==> run D: inputs <==
## updateNeuron
module updateNeuron
(
	input						clk				,
	input						rst_n			,
	input						i_run			,
	input						i_init			,
	input						i_s_lern		,
	input						i_s_infr		,
	input signed 	[24:0]  	exc_current		,
	input signed 	[24:0]  	inh_current		,
	output 						o_s_init		,
	output						o_spike			,
	output						o_valid			,
	output			[4:0]		o_neuron_idx	,
	output			[49:0]		d_c				,
	output			[4:0]		addr_c			,
	output						ce_c			,
	output						we_c			,
	input			[49:0]		q_c				,
	output			[54:0]		d_m				,
	output			[4:0]		addr_m			,
	output						ce_m			,
	output						we_m			,
	input			[54:0]		q_m
);
clock: 5.76 ns
lec_check: 0
cap_margin: 5
core_margin: 2
core_utilization: 72
cts_cluster_size: 40
slew_margin: 20
run.sh (not shown) runs the stock make flow with config.mk's settings and CLKGATE_MAP_FILE=.
==> run R (differences from run D) <==
--- a/flow/config.mk
+++ b/flow/config.mk
@@ -7,6 +7,6 @@
 export LEC_CHECK = 0
-export CAP_MARGIN = 5
+export CAP_MARGIN = 20
 export CORE_MARGIN = 2
 export CORE_UTILIZATION = 72
-export CTS_CLUSTER_SIZE = 40
+export PLACE_DENSITY_LB_ADDON = 0.0
 export SLEW_MARGIN = 20
==> flow/constraint.sdc (replaced) <==
create_clock -name core_clock -period 3.86 [get_ports {clk}]
set_input_delay 0.7720 -clock core_clock [delete_from_list [all_inputs] [get_ports {clk}]]
set_output_delay 0.7720 -clock core_clock [all_outputs]
set_load 0.01 [all_outputs]
==> qor summary <==
Buffers inserted by post-CTS timing repair: run D 35; run R 59
Async SR Flop Fraction: run D 0.914; run R 0.914
Placeable core region: run D 0.0762 mm2; run R 0.0762 mm2
Post-Synthesis Net Count: run D 6,959; run R 6,959
CTS Sinks: run D 581; run R 581
Minimum setup slack after placement: run D -0.486 ns; run R -2.31 ns
Die Y-Extent: run D 282 um; run R 282 um
Number of CTS-inserted buffers: run D 67; run R 67
Die span in x: run D 282 um; run R 282 um
Post-synth top flop: run D sky130_fd_sc_hd__dfrtp_1; run R sky130_fd_sc_hd__dfrtp_1
Count of instances resized after the clock tree is built: run D 138; run R 241
Number of distinct library cell variants in the gate-level netlist after synthesis: run D 89; run R 89
Placed cell areas: run D 0.0617 mm2; run R 0.0651 mm2
Clk buf depth: run D 3; run R 3
Number of primary I/O pins: run D 288; run R 288
Multiplexer share: run D 0.0107; run R 0.0107
RePlAce Congestion: run D 1.01; run R 1.01
Hold Buf Count CTS: run D 0; run R 0
Floorplan Utilization: run D 0.730; run R 0.730
Status: run D failed layout checks; run R did not finish
Stage where the flow stopped: run D -; run R global routing
Reasons for failing layout checks: run D negative setup slack; run R -
Adder and majority gate portion of the synthesized area: run D 0.353; run R 0.353
Die Footprint: run D 0.0795 mm2; run R 0.0795 mm2
Cell count after placement: run D 7,077; run R 7,434
Detailed placement HPWL: run D 130,000 um; run R 146,000 um


==> inputs of exp/willow <==
Starting RTL as in the previous note.
// updateNeuron
module updateNeuron
(
	input						clk				,
	input						rst_n			,
	input						i_run			,
	input						i_init			,
	input						i_s_lern		,
	input						i_s_infr		,
	input signed 	[24:0]  	exc_current		,
	input signed 	[24:0]  	inh_current		,
	output 						o_s_init		,
	output						o_spike			,
	output						o_valid			,
	output			[4:0]		o_neuron_idx	,
	output			[49:0]		d_c				,
	output			[4:0]		addr_c			,
	output						ce_c			,
	output						we_c			,
	input			[49:0]		q_c				,
	output			[54:0]		d_m				,
	output			[4:0]		addr_m			,
	output						ce_m			,
	output						we_m			,
	input			[54:0]		q_m
);
wire 					s_idle					;
wire 					s_init					;
wire 					s_read					;
wire 					s_calc					;
wire 					s_wrte					;
wire 					s_done					;
reg 			[3:0] 	fsm						;
reg 			[2:0] 	c_state					;
reg 			[2:0] 	n_state					;
reg 			[4:0] 	neuron_idx				;
reg signed 		[24:0] 	exc_cur_buf				;
reg signed 		[24:0] 	inh_cur_buf				;
wire signed 	[24:0] 	c_ge					;
wire signed 	[24:0] 	c_gi					;
wire signed 	[24:0] 	c_vm					;
wire signed 	[24:0] 	c_vt					;
wire 					c_ref_check				;
wire 			[3:0] 	c_ref_count				;
wire signed 	[24:0] 	e_rest = 25'd5242880	;		 
wire signed 	[24:0] 	e_exc = 25'd6881280		;		 
wire signed 	[24:0] 	e_inh = 25'd3604480		;		 
wire signed 	[24:0] 	thresh_add  = 25'd11240	;	 
wire signed 	[24:0] 	inh_max = 25'd655360	;		 
reg signed 		[24:0] 	mult_1_in_1				;
reg signed 		[17:0] 	mult_1_in_2				;
reg signed 		[24:0] 	mult_2_in_1				;
reg signed 		[17:0] 	mult_2_in_2				;
reg signed 		[24:0] 	add_max					;	
reg signed 		[42:0] 	mult_1_out				;
reg signed 		[42:0] 	mult_2_out				;
reg signed 		[24:0] 	n_ge					;
reg signed 		[24:0] 	n_gi					;
reg signed 		[24:0] 	n_vm					;
reg signed 		[24:0] 	n_vt					;
reg 					n_ref_check				;
reg 			[3:0] 	n_ref_count				;
reg 					fire					;
localparam S_IDLE = 3'b000;
localparam S_READ = 3'b001;
localparam S_CALC = 3'b010;
localparam S_WRTE = 3'b011;
localparam S_INIT = 3'b111;
localparam S_DONE = 3'b100;
always @(posedge clk or negedge rst_n) begin
	if(!rst_n) begin
		exc_cur_buf <= 25'd0;
		inh_cur_buf <= 25'd0;
	end else if(i_run) begin
		exc_cur_buf <= exc_current;
  ...
Settings: LEC_CHECK=0, ABC_AREA=1, CAP_MARGIN=0, CORE_MARGIN=2, CORE_UTILIZATION=56, CTS_CLUSTER_DIAMETER=335, GPL_ROUTABILITY_DRIVEN=1, GPL_TIMING_DRIVEN=1, MAX_ROUTING_LAYER=met4, SLEW_MARGIN=20, TNS_END_PERCENT=60; clock period 10.6 ns.
==> exp/onyx: changes against exp/willow <==
Settings changed: ABC_AREA 1 to not set, CAP_MARGIN 0 to 20, CORE_UTILIZATION 56 to 61, CTS_CLUSTER_DIAMETER 335 to not set, GPL_ROUTABILITY_DRIVEN 1 to not set, GPL_TIMING_DRIVEN 1 to not set, MAX_ROUTING_LAYER met4 to not set, SETUP_SLACK_MARGIN set to 1.22, TNS_END_PERCENT 60 to not set.
==> flow/constraint.sdc (replaced) <==
create_clock -name core_clock -period 4.8 [get_ports {clk}]
set_input_delay 0.9600 -clock core_clock [delete_from_list [all_inputs] [get_ports {clk}]]
set_output_delay 0.9600 -clock core_clock [all_outputs]
set_load 0.01 [all_outputs]
==> qor summary <==
	exp/willow	exp/onyx
Outcome	complete, no violations	complete, but fails checks
Layout check failures	-	negative setup slack
Avg WL per Cell	20.5 um	23.0 um
Clock power frac	23.7%	29.7%
Clock tree buffer count of the final layout	96	101
P&R area growth vs syn	10.4%	24.0%
Instance count of the mapped netlist	7,775	5,699
Sw Pwr	0.00503 W	0.00722 W
Initial Utilization	56.3%	61.7%
Top sig layer	met4	met5
Power, Total	0.0109 W	0.0189 W
Die area	110,000 um2	93,700 um2
Standard cell with the maximum stage delay on the critical path	dfrtp_1	fa_1
Core area	107,000 um2	90,100 um2
Combinational gate area	37,800 um2	38,700 um2


==> run H: inputs <==
updateNeuron again, from the RTL that the note above started with.
export LEC_CHECK = 0
export CAP_MARGIN = 25
export CELL_PAD_IN_SITES_DETAIL_PLACEMENT = 1
export CORE_MARGIN = 2
export CORE_UTILIZATION = 18
export CTS_CLUSTER_SIZE = 70
export GPL_TIMING_DRIVEN = 0
export HOLD_SLACK_MARGIN = -0.1
export MIN_ROUTING_LAYER = met2
export SETUP_SLACK_MARGIN = 0.72
export SLEW_MARGIN = 15
create_clock -name core_clock -period 6.63 [get_ports {clk}]
==> run A: changes against run H <==
==> flow/config.mk (replaced) <==
export PLATFORM = sky130hd
export DESIGN_NAME = updateNeuron
export DESIGN_NICKNAME = updateNeuron
export VERILOG_FILES = /design/flow/design.v
export SDC_FILE = /design/flow/constraint.sdc
export NUM_CORES = 4
export LEC_CHECK = 0
export CAP_MARGIN = 20
export CORE_MARGIN = 2
export CORE_UTILIZATION = 72
export CTS_CLUSTER_DIAMETER = 344
export CTS_CLUSTER_SIZE = 42
export HOLD_SLACK_MARGIN = 0.29
export PLACE_DENSITY_LB_ADDON = 0.0
export SETUP_SLACK_MARGIN = 0.3
export SLEW_MARGIN = 20
==> flow/constraint.sdc (replaced) <==
create_clock -name core_clock -period 3.66 [get_ports {clk}]
set_input_delay 0.7320 -clock core_clock [delete_from_list [all_inputs] [get_ports {clk}]]
set_output_delay 0.7320 -clock core_clock [all_outputs]
set_load 0.01 [all_outputs]
==> comparison table <==
metric	run H	run A
Result of the run	finished with violations	did not finish
Stage where the flow stopped	-	global routing (5_1_grt)
Layout check failures	setup timing	-
Quantity of I/O buffers inserted on ports	286	287
Number of buffers created by CTS	69	17
HPWL after detailed placement	198600 um	142500 um
Number of cells upsized or downsized after cts	452	244
Horizontal die size	560 um	282 um
RD Place Congestion	1.041	1.051
Floorplan-stage core utilization	0.1805	0.7302
Inst Count DP	10130	7510
Worst slack, placed	-1.390 ns	-2.495 ns
Post-place instance area	64150 um2	65660 um2
Hold-fix buffer count after cts	0	1
Floorplan die height	560 um	282 um
Setup fix buffers added after clock tree synthesis	90	81


==> yarrow <==
updateNeuron again, from the RTL that the note above started with.
make LEC_CHECK=0 CAP_MARGIN=40 CORE_MARGIN=2 CORE_UTILIZATION=70 HOLD_SLACK_MARGIN=0.29 SETUP_SLACK_MARGIN=0.11 SLEW_MARGIN=20 finish   # period 6.72 ns
==> amber: changes against yarrow <==
Settings changed: CAP_MARGIN 40 to 20, CORE_UTILIZATION 70 to 60, HOLD_SLACK_MARGIN 0.29 to default, SETUP_SLACK_MARGIN 0.11 to 1.39.
==> flow/constraint.sdc (replaced) <==
create_clock -name core_clock -period 5.28 [get_ports {clk}]
set_input_delay 1.0560 -clock core_clock [delete_from_list [all_inputs] [get_ports {clk}]]
set_output_delay 1.0560 -clock core_clock [all_outputs]
set_load 0.01 [all_outputs]
==> maple: changes against yarrow <==
Settings changed: ABC_AREA from default to 1, CAP_MARGIN 40 to 0, CELL_PAD_IN_SITES_DETAIL_PLACEMENT from default to 1, CELL_PAD_IN_SITES_GLOBAL_PLACEMENT from default to 2, CORE_UTILIZATION 70 to 56, CTS_CLUSTER_DIAMETER from default to 335, GPL_ROUTABILITY_DRIVEN from default to 1, GPL_TIMING_DRIVEN from default to 1, HOLD_SLACK_MARGIN 0.29 to default, MAX_ROUTING_LAYER from default to met4, SETUP_SLACK_MARGIN 0.11 to default, TNS_END_PERCENT from default to 60.
==> flow/constraint.sdc (replaced) <==
create_clock -name core_clock -period 10.6 [get_ports {clk}]
set_input_delay 2.1200 -clock core_clock [delete_from_list [all_inputs] [get_ports {clk}]]
set_output_delay 2.1200 -clock core_clock [all_outputs]
set_load 0.01 [all_outputs]
==> results.yml <==
# generated from flow reports
status:
  status: "aborted with a tool error"
  failed_stage: "3_1_place_gp_skip_io"
  error_line: "[ERROR GPL-0301] Utilization 102.865 % exceeds 100%."
synth:
  synth_compound_gate_area_share_pct: 7.64
That was maple.
==> results.yml <==
# physical design summary
worst_setup_path:
  worstReg2RegStart: "mult_1_in_2[7]"
status:
  failing_checks: "negative setup slack"
  status: "complete, but fails checks"
final_timing:
  drv_slew: 0
  setup_slack_ps: -709
  setup_viol_count_final: 42
synth:
  synth_compound_gate_area_share_pct: 11.0
That was amber.
==> results.yml <==
# physical design summary
synth:
  synth_compound_gate_area_share_pct: 11.0
place:
  place_area_um2: 59900
status:
  status: "finished clean"
min_path:
  kind_of_path_behind_the_tightest_hold_check: "reg -> reg"
That was yarrow.


==> ember: inputs <==
Starting RTL as in the previous note.
make LEC_CHECK=0 CAP_MARGIN=5 CORE_ASPECT_RATIO=1.08 CORE_MARGIN=3 CORE_UTILIZATION=72 CTS_CLUSTER_SIZE=38 GPL_ROUTABILITY_DRIVEN=1 GPL_TIMING_DRIVEN=1 SLEW_MARGIN=20 finish   # period 5.57 ns
==> tundra (differences from ember) <==
CAP_MARGIN = 15   (was 5)
CORE_ASPECT_RATIO = default   (was 1.08)
CORE_MARGIN = 2   (was 3)
CTS_CLUSTER_DIAMETER = 79   (was default)
CTS_CLUSTER_SIZE = 15   (was 38)
GPL_ROUTABILITY_DRIVEN = default   (was 1)
GPL_TIMING_DRIVEN = default   (was 1)
SETUP_SLACK_MARGIN = -0.38   (was default)
==> flow/constraint.sdc (replaced) <==
create_clock -name core_clock -period 5.28 [get_ports {clk}]
set_input_delay 1.0560 -clock core_clock [delete_from_list [all_inputs] [get_ports {clk}]]
set_output_delay 1.0560 -clock core_clock [all_outputs]
set_load 0.01 [all_outputs]
==> qor summary <==
quantity	tundra	ember
Status	failed layout checks	failed layout checks
Reasons for failing layout checks	setup timing	setup timing
Overall track demand over capacity in global routing	42.99%	44.25%
Area after detailed placement	62210 um^2	62140 um^2
Number of vias after detailed routing	45170	46360
Total stage count of the critical path	23	24
Sequential fraction of total cell area	22.05%	21.71%
Max FO, Critical Path	13	7
Placed Instances	7115	7086
Total of clock buffers placed in the layout	70	93
Data arrival, critical path	6790 ps	6830 ps
Buffers, non-clock	712	711
Remaining max-slew budget at the tightest pin	23.88%	19.67%
Average vias per placed instance	6.216	6.354
CP Data Required Time	5840 ps	6120 ps
Post-Route Utilization	85.30%	86.45%
Area of the die	79520 um^2	80660 um^2
Register-to-Register Path Depth	23	24


==> run a: inputs <==
Starting RTL as in the previous note.
make LEC_CHECK=0 CAP_MARGIN=0 CORE_ASPECT_RATIO=0.56 CORE_MARGIN=5 CORE_UTILIZATION=15 CTS_CLUSTER_DIAMETER=283 GPL_ROUTABILITY_DRIVEN=1 GPL_TIMING_DRIVEN=1 PLACE_DENSITY_LB_ADDON=0.25 SETUP_SLACK_MARGIN=-0.01 SLEW_MARGIN=0 TNS_END_PERCENT=70 finish   # period 7.72 ns
==> run b: changes against run a <==
Settings changed: ABC_AREA from default to 1, CAP_MARGIN 0 to 20, CORE_ASPECT_RATIO 0.56 to default, CORE_MARGIN 5 to 2, CORE_UTILIZATION 15 to 72, CTS_CLUSTER_DIAMETER 283 to 372, GPL_ROUTABILITY_DRIVEN 1 to default, GPL_TIMING_DRIVEN 1 to default, PLACE_DENSITY from default to 0.37, PLACE_DENSITY_LB_ADDON 0.25 to default, SETUP_SLACK_MARGIN -0.01 to default, SLEW_MARGIN 0 to 20, TNS_END_PERCENT 70 to 10.
==> flow/constraint.sdc (replaced) <==
create_clock -name core_clock -period 4.29 [get_ports {clk}]
set_input_delay 0.8580 -clock core_clock [delete_from_list [all_inputs] [get_ports {clk}]]
set_output_delay 0.8580 -clock core_clock [all_outputs]
set_load 0.01 [all_outputs]
==> comparison <==
Run a went through all stages and came out clean. Run b aborted during global routing (5_1_grt) (GRT-0116). In run a the area after synthesis is lower than in run b, by 7.6%. Of run a and run b, run b has the higher synthesized cell count (gap 27%, measured against run b). Between run b and run a, the lower die size is in run b (gap 78%, measured against run a).


==> 06-09: inputs <==
Starting RTL as in the previous note.
==> flow/config.mk <==
export PLATFORM = sky130hd
export DESIGN_NAME = updateNeuron
export DESIGN_NICKNAME = updateNeuron
export VERILOG_FILES = /design/flow/design.v
export SDC_FILE = /design/flow/constraint.sdc
export NUM_CORES = 4
export LEC_CHECK = 0
export CAP_MARGIN = 30
export CORE_ASPECT_RATIO = 0.56
export CORE_MARGIN = 4
export CORE_UTILIZATION = 57
export GPL_ROUTABILITY_DRIVEN = 1
export GPL_TIMING_DRIVEN = 1
export SLEW_MARGIN = 20
==> flow/constraint.sdc <==
create_clock -name core_clock -period 5.57 [get_ports {clk}]
set_input_delay 1.1140 -clock core_clock [delete_from_list [all_inputs] [get_ports {clk}]]
set_output_delay 1.1140 -clock core_clock [all_outputs]
set_load 0.01 [all_outputs]
==> inputs of 02-05, as changes to 06-09 <==
CAP_MARGIN = 20   (was 30)
CORE_ASPECT_RATIO = unset   (was 0.56)
CORE_MARGIN = 2   (was 4)
CORE_UTILIZATION = 72   (was 57)
CTS_CLUSTER_SIZE = 42   (was unset)
GPL_ROUTABILITY_DRIVEN = unset   (was 1)
GPL_TIMING_DRIVEN = unset   (was 1)
HOLD_SLACK_MARGIN = 0.29   (was unset)
PLACE_DENSITY_LB_ADDON = 0.0   (was unset)
SETUP_SLACK_MARGIN = -0.33   (was unset)
==> flow/constraint.sdc (replaced) <==
create_clock -name core_clock -period 3.57 [get_ports {clk}]
set_input_delay 0.7140 -clock core_clock [delete_from_list [all_inputs] [get_ports {clk}]]
set_output_delay 0.7140 -clock core_clock [all_outputs]
set_load 0.01 [all_outputs]
==> job_summary.md <==
### Metrics collected by this job

| Metric | Value |
|---|---|
| Last stage | `5_1_grt` |
| Outcome | `did not finish` |
| Log Error | `[ERROR GRT-0232] Routing congestion too high. Check the congestion heatmap in the GUI.` |
| Placed Area | `65900 um^2` |
Source of the figures above: 02-05

==> job_summary.md <==
### Yosys + OpenROAD results

| Metric | Value |
|---|---|
| Outcome | `complete, but fails checks` |
| SO Faults | `negative setup slack` |
| Placed Area | `63400 um^2` |
| Crit path setup slack, layout | `-0.710 ns` |
| Endpoints failing setup | `35` |
Source of the figures above: 06-09

Power figures rest on the tool's default switching activity, not on a simulated workload.
